Setup of run A:
## conv_engine
module conv_engine(
    input         clk,
    input         reset,
    input         en_ctrl,
    output [15:0] s_addr,
    output [15:0] w_addr,
    output [15:0] b_addr,
    input  [7:0]  signal,
    input  [7:0]  weight,
    input  [7:0]  bias,
    output [15:0] save_addr,
    output [7:0]  convout,
    output        en_write,
    output        finish
);
    wire s_convout, en_save, en_sum;
    wire en_mac, en_sat, en_mult_r;
    conv_ctrl groundctrl (
        .clk(clk),
        .reset(reset),
        .en_ctrl(en_ctrl),
        .s_addr(s_addr),
        .w_addr(w_addr),
        .b_addr(b_addr),
        .save_addr(save_addr),
        .en_sum(en_sum),
        .en_save(en_save),
        .en_write(en_write),
        .s_convout(s_convout),
        .en_sat(en_sat),
        .en_mac(en_mac),
        .en_mult_r(en_mult_r),
        .finish(finish)
    );
    convolve conv (
        .clk(clk),
        .reset(reset),
        .clken(en_mac),
        .s_convout(en_write),
        .en_sat(en_sat),
        .en_mult_r(en_mult_r),
        .bias(bias),
        .signal(signal),
        .weight(weight),
        .convout(convout)
    );
endmodule
Settings: LEC_CHECK=0, ABC_AREA=1, CAP_MARGIN=20, CORE_MARGIN=2, CORE_UTILIZATION=72, CTS_CLUSTER_DIAMETER=204, CTS_CLUSTER_SIZE=13, GPL_TIMING_DRIVEN=1, SETUP_SLACK_MARGIN=0.36, SLEW_MARGIN=10, TNS_END_PERCENT=70; clock period 2.05 ns.
run.sh (not shown) runs the stock make flow with config.mk's settings and CLKGATE_MAP_FILE=.
Seen in the log of run A: DPL-0038 during 4_1_cts, after which the run never completed.
Input-level comparison between run B and run A:
Settings: SETUP_SLACK_MARGIN removed (was 0.36); CORE_UTILIZATION changed from 72 to 68; SLEW_MARGIN changed from 10 to 20; ABC_AREA removed (was 1); GPL_TIMING_DRIVEN removed (was 1); CTS_CLUSTER_DIAMETER removed (was 204); CTS_CLUSTER_SIZE removed (was 13); TNS_END_PERCENT removed (was 70); the clock period (ns, I/O delays scaled along) changed from 2.05 to 7.45.
- Run B finished all stages; the layout is clean.
- Relative to run A, run B degrades total die size.
- When the final numbers for run B and run A were put side by side, the setup slack at placement turned out to be smaller in run A.
- Diff run A -> run B: die width went up, parity-gate share of the synthesized area counting xor and xnor cells picked up an extra 0.92 points, instance count of the mapped netlist went down.
Inputs modified between run B and run C:
Settings: CORE_UTILIZATION changed from 68 to 40; the clock period (ns, I/O delays scaled along) changed from 7.45 to 10.0.
## What came out
- More vias were needed by run B than by run C.
- Delta (run C minus run B): leakage power fell 3.0%; synthesis-stage register bit count about even; number of gates on the worst path with buffers counted fell 2.
- Compared with run B, run C ends up with less cell area.
- Compared with run B, run C shows combinational share of power lower by 3.4 points.
- Both conditions hold for run C: the flow ran to the end and the final layout passed the timing, design-rule and antenna checks.
- Critical path startpoint = weight[4]: run C; critical path startpoint = signal[1]: run B

* * *

Starting RTL as in the previous note.
==> flow/design.v (excerpt) <==
module conv_engine(
    input         clk,
    input         reset,
    input         en_ctrl,
    output [15:0] s_addr,
    output [15:0] w_addr,
    output [15:0] b_addr,
    input  [7:0]  signal,
    input  [7:0]  weight,
    input  [7:0]  bias,
    output [15:0] save_addr,
    output [7:0]  convout,
    output        en_write,
    output        finish
);
    wire s_convout, en_save, en_sum;
    wire en_mac, en_sat, en_mult_r;
    conv_ctrl groundctrl (
        .clk(clk),
        .reset(reset),
        .en_ctrl(en_ctrl),
        .s_addr(s_addr),
        .w_addr(w_addr),
        .b_addr(b_addr),
        .save_addr(save_addr),
        .en_sum(en_sum),
        .en_save(en_save),
        .en_write(en_write),
        .s_convout(s_convout),
        .en_sat(en_sat),
        .en_mac(en_mac),
        .en_mult_r(en_mult_r),
        .finish(finish)
    );
    convolve conv (
        .clk(clk),
        .reset(reset),
        .clken(en_mac),
        .s_convout(en_write),
        .en_sat(en_sat),
        .en_mult_r(en_mult_r),
        .bias(bias),
        .signal(signal),
        .weight(weight),
        .convout(convout)
    );
endmodule
Settings: LEC_CHECK=0, CAP_MARGIN=0, CORE_MARGIN=2, CORE_UTILIZATION=72, CTS_CLUSTER_DIAMETER=102, PLACE_DENSITY=0.66, SLEW_MARGIN=20; clock period 5.94 ns.
The baseline reached the layout checks and failed them: setup timing.
Then changed:
--- a/flow/config.mk
+++ b/flow/config.mk
@@ -7,7 +7,7 @@
 export LEC_CHECK = 0
-export CAP_MARGIN = 0
+export CAP_MARGIN = 5
 export CORE_MARGIN = 2
-export CORE_UTILIZATION = 72
-export CTS_CLUSTER_DIAMETER = 102
-export PLACE_DENSITY = 0.66
+export CORE_UTILIZATION = 70
+export CTS_CLUSTER_DIAMETER = 26
+export SETUP_SLACK_MARGIN = 1.71
 export SLEW_MARGIN = 20
==> flow/constraint.sdc (replaced) <==
create_clock -name core_clock -period 6.76 [get_ports {clk}]
set_input_delay 1.3520 -clock core_clock [delete_from_list [all_inputs] [get_ports {clk}]]
set_output_delay 1.3520 -clock core_clock [all_outputs]
set_load 0.01 [all_outputs]
After rerunning: The new run produced a clean layout. Final area climbs by 7.2%. Final cell count climbs by 0.78%. Utilization climbs by 4.9 points. Global-route usage climbs by 1.0 points. Wire length climbs by 34%. Sequential share of layout area drops by 1.0 points. Count of clock-buffer cells in the layout drops by 2. Power drops by 4.9%. Hold slack gains 6.7 ps. Combinational power drops by about 2%. Via count climbs by 14%.
Then changed:
--- a/flow/config.mk
+++ b/flow/config.mk
@@ -11,2 +11,3 @@
 export CTS_CLUSTER_DIAMETER = 26
+export PLACE_DENSITY = 0.64
 export SETUP_SLACK_MARGIN = 1.71
==> flow/constraint.sdc (replaced) <==
create_clock -name core_clock -period 6.67 [get_ports {clk}]
set_input_delay 1.3340 -clock core_clock [delete_from_list [all_inputs] [get_ports {clk}]]
set_output_delay 1.3340 -clock core_clock [all_outputs]
set_load 0.01 [all_outputs]
What happened: The changed run failed in 5_1_grt, error ODB-0269; synthesized area stays the same; synthesized cell count stays the same; die area stays the same.

* * *

== xenon ==
Starting RTL as in the previous note.
// conv_engine
module conv_engine(
    input         clk,
    input         reset,
    input         en_ctrl,
    output [15:0] s_addr,
    output [15:0] w_addr,
    output [15:0] b_addr,
    input  [7:0]  signal,
    input  [7:0]  weight,
    input  [7:0]  bias,
    output [15:0] save_addr,
    output [7:0]  convout,
    output        en_write,
    output        finish
);
==> flow/config.mk <==
export PLATFORM = sky130hd
export DESIGN_NAME = conv_engine
export DESIGN_NICKNAME = conv_engine
export VERILOG_FILES = /design/flow/design.v
export SDC_FILE = /design/flow/constraint.sdc
export NUM_CORES = 4
export LEC_CHECK = 0
export ABC_AREA = 0
export CAP_MARGIN = 20
export CORE_MARGIN = 2
export CORE_UTILIZATION = 69
export GPL_TIMING_DRIVEN = 1
export HOLD_SLACK_MARGIN = -0.05
export PLACE_DENSITY_LB_ADDON = 0.11
export SLEW_MARGIN = 10
export TNS_END_PERCENT = 70
==> flow/constraint.sdc <==
create_clock -name core_clock -period 5.99 [get_ports {clk}]
set_input_delay 1.1980 -clock core_clock [delete_from_list [all_inputs] [get_ports {clk}]]
set_output_delay 1.1980 -clock core_clock [all_outputs]
set_load 0.01 [all_outputs]
No crash in xenon: every stage finished, but the layout fails its final checks due to negative setup slack.
### xenon -> yarrow
# xenon
export LEC_CHECK = 0
export ABC_AREA = 0
export CAP_MARGIN = 20
export CORE_MARGIN = 2
export CORE_UTILIZATION = 69
export GPL_TIMING_DRIVEN = 1
export HOLD_SLACK_MARGIN = -0.05
export PLACE_DENSITY_LB_ADDON = 0.11
export SLEW_MARGIN = 10
export TNS_END_PERCENT = 70
create_clock -name core_clock -period 5.99 [get_ports {clk}]
# yarrow
export LEC_CHECK = 0
export CAP_MARGIN = 20
export CORE_MARGIN = 2
export CORE_UTILIZATION = 44
export SLEW_MARGIN = 20
create_clock -name core_clock -period 4.51 [get_ports {clk}]
### Flow results
In yarrow the implementation ran to completion but is not tape-out ready, as the final checks report negative setup slack.
Combinational power (yarrow over xenon): increase, 53%
In yarrow, critical-path maximum fanout is lower than in xenon.
Sequential cell area share down 2.8 points in yarrow wrt xenon
Setup slack of the critical path after layout: yarrow vs xenon down 0.97 ns
Looking only at leakage power total, and setting everything else aside, the lower value of xenon and yarrow goes to xenon.
Final instance area up 18% in yarrow wrt xenon
Placement row count (yarrow vs. xenon) increases by more than a quarter
Summary of yarrow over xenon: die outline area now sits higher, met1 usage in global routing fell by 4.8 points, count of antenna-violating nets left after detailed routing has remained practically unchanged.

* * *

Setup of ember:
Starting RTL as in the previous note.
// conv_engine
module conv_engine(
    input         clk,
    input         reset,
    input         en_ctrl,
    output [15:0] s_addr,
    output [15:0] w_addr,
    output [15:0] b_addr,
    input  [7:0]  signal,
    input  [7:0]  weight,
    input  [7:0]  bias,
    output [15:0] save_addr,
    output [7:0]  convout,
    output        en_write,
    output        finish
);
    wire s_convout, en_save, en_sum;
    wire en_mac, en_sat, en_mult_r;
    conv_ctrl groundctrl (
        .clk(clk),
        .reset(reset),
        .en_ctrl(en_ctrl),
        .s_addr(s_addr),
        .w_addr(w_addr),
        .b_addr(b_addr),
        .save_addr(save_addr),
        .en_sum(en_sum),
        .en_save(en_save),
        .en_write(en_write),
        .s_convout(s_convout),
        .en_sat(en_sat),
        .en_mac(en_mac),
        .en_mult_r(en_mult_r),
        .finish(finish)
    );
    convolve conv (
        .clk(clk),
        .reset(reset),
        .clken(en_mac),
        .s_convout(en_write),
        .en_sat(en_sat),
        .en_mult_r(en_mult_r),
        .bias(bias),
        .signal(signal),
        .weight(weight),
        .convout(convout)
    );
endmodule
Settings: LEC_CHECK=0, CAP_MARGIN=5, CORE_ASPECT_RATIO=0.87, CORE_MARGIN=2, CORE_UTILIZATION=70, CTS_CLUSTER_DIAMETER=26, MAX_ROUTING_LAYER=met4, SETUP_SLACK_MARGIN=1.71, SLEW_MARGIN=20, TNS_END_PERCENT=5; clock period 6.76 ns.
In summary, ember completed successfully, with a layout that passed the timing, design-rule and antenna checks.
--- input diff ember..quartz ---
# ember
export LEC_CHECK = 0
export CAP_MARGIN = 5
export CORE_ASPECT_RATIO = 0.87
export CORE_MARGIN = 2
export CORE_UTILIZATION = 70
export CTS_CLUSTER_DIAMETER = 26
export MAX_ROUTING_LAYER = met4
export SETUP_SLACK_MARGIN = 1.71
export SLEW_MARGIN = 20
export TNS_END_PERCENT = 5
create_clock -name core_clock -period 6.76 [get_ports {clk}]
# quartz
export LEC_CHECK = 0
export ABC_AREA = 1
export CAP_MARGIN = 20
export CORE_MARGIN = 2
export CORE_UTILIZATION = 70
export PLACE_DENSITY = 0.4
export SETUP_SLACK_MARGIN = 0.51
export SLEW_MARGIN = 20
create_clock -name core_clock -period 5.49 [get_ports {clk}]
==> comparison <==
Every stage of quartz finished as expected; the final checks, on the other hand, flagged negative setup slack, which means the layout fails.
Summary — required time at the endpoint of the critical path, quartz relative to ember: lower, by 1.23 ns.
NOTE: post-synthesis chip area from yosys in quartz exceeds that of ember
Cmp quartz vs ember: number of multi-input combinational cells in the layout higher in quartz
Of the two values seen for critical path start-end classification, in2reg was produced by ember and reg2reg by quartz.
ember → quartz: wire length picked up an extra 36%; switching component of the power went up 60%; summed instance area of the synthesized netlist increased 660 um2.
The following lists how pepper was set up differently from quartz:
# quartz
export LEC_CHECK = 0
export ABC_AREA = 1
export CAP_MARGIN = 20
export CORE_MARGIN = 2
export CORE_UTILIZATION = 70
export PLACE_DENSITY = 0.4
export SETUP_SLACK_MARGIN = 0.51
export SLEW_MARGIN = 20
create_clock -name core_clock -period 5.49 [get_ports {clk}]
# pepper
export LEC_CHECK = 0
export CAP_MARGIN = 20
export CORE_MARGIN = 2
export CORE_UTILIZATION = 70
export SETUP_SLACK_MARGIN = -0.36
export SLEW_MARGIN = 20
create_clock -name core_clock -period 5.49 [get_ports {clk}]
[summary]
- The final reports for pepper and quartz show required time at the worst-slack endpoint lower in the former.
- Number of buffers outside the clock class in the layout, pepper vs quartz: up slightly
- Of quartz and pepper, quartz shows the lower final critical-path required period, with pepper above it.
- Each of quartz and pepper falls short of a clean finish.
- quartz ran in full, but the layout does not pass; the checks complain about negative setup slack.
- No crash in pepper: every stage finished, but the layout fails its final checks due to negative setup slack.
- Diff quartz -> pepper: final non-filler cell area decreased 6.0%, clock power now sits higher, chip area line of the yosys report lost 660 um2, final non-filler cell total now smaller, wire length went down.
- ~same power of the sequential group in quartz and pepper
- Compared with quartz, count of vias placed by the detailed router in pepper decreased by more than 10%.
- Compared with quartz, pepper improves global-route wire length before repair.
## Diff of input files: garnet against pepper
# pepper
export LEC_CHECK = 0
export CAP_MARGIN = 20
export CORE_MARGIN = 2
export CORE_UTILIZATION = 70
export SETUP_SLACK_MARGIN = -0.36
export SLEW_MARGIN = 20
create_clock -name core_clock -period 5.49 [get_ports {clk}]
# garnet
export LEC_CHECK = 0
export CAP_MARGIN = 20
export CORE_MARGIN = 2
export CORE_UTILIZATION = 40
export SLEW_MARGIN = 20
create_clock -name core_clock -period 5.1 [get_ports {clk}]
## What came out
- garnet against pepper: power after layout has increased, relative area change from synthesis to final layout has increased, tally of clock buffers in the finished layout has increased, maximum single-stage delay on the critical path has decreased.
- Complete run, failing final checks: garnet, reason negative setup slack.
- The lower portion of total power attributed to combinational logic came out of pepper.
Inputs modified between garnet and willow:
# garnet
export LEC_CHECK = 0
export CAP_MARGIN = 20
export CORE_MARGIN = 2
export CORE_UTILIZATION = 40
export SLEW_MARGIN = 20
create_clock -name core_clock -period 5.1 [get_ports {clk}]
# willow
export LEC_CHECK = 0
export ABC_AREA = 1
export CAP_MARGIN = 20
export CORE_MARGIN = 2
export CORE_UTILIZATION = 63
export CTS_CLUSTER_SIZE = 94
export PLACE_DENSITY = 0.35
export SLEW_MARGIN = 20
create_clock -name core_clock -period 4.69 [get_ports {clk}]
==> comparison <==
- The final report for willow shows a completed flow and a layout that fails verification, specifically negative setup slack.
- Taking garnet as 1.0, willow lands at 1.18 on post-synthesis cell count from yosys.
- Worst-margin pin slew was higher in willow than in garnet.
- Synthesized cell count, willow vs garnet: up by more than 10%
- Per the comparison of willow with garnet, power moved up; average wire length per cell after detail routing moved up.
- willow: sequential share of layout area 0.92 points below garnet
- willow vs garnet: power consumed by the clock network up in willow
Inputs modified between willow and zinc:
# willow
export LEC_CHECK = 0
export ABC_AREA = 1
export CAP_MARGIN = 20
export CORE_MARGIN = 2
export CORE_UTILIZATION = 63
export CTS_CLUSTER_SIZE = 94
export PLACE_DENSITY = 0.35
export SLEW_MARGIN = 20
create_clock -name core_clock -period 4.69 [get_ports {clk}]
# zinc
export LEC_CHECK = 0
export CAP_MARGIN = 20
export CORE_MARGIN = 2
export CORE_UTILIZATION = 72
export CTS_CLUSTER_DIAMETER = 273
export SLEW_MARGIN = 20
create_clock -name core_clock -period 6.1 [get_ports {clk}]
Notes after the runs:
The capture point of the worst path comes out groundctrl.address_generator.w_addr[13] in one run and conv.mac.accum_out[17] in the other, namely in willow and zinc respectively. For non-clock buffer count, dividing the value from willow by the value from zinc gives 2.1. Although zinc finished all stages, its layout failed final checks on negative setup slack. From willow to zinc the numbers moved as follows: tap cell instance count has decreased, via count of the first global-routing pass shows a reduction of 2043. zinc vs willow — worst setup slack rose 1.26 ns.
Power is estimated from default activity; no workload was simulated.
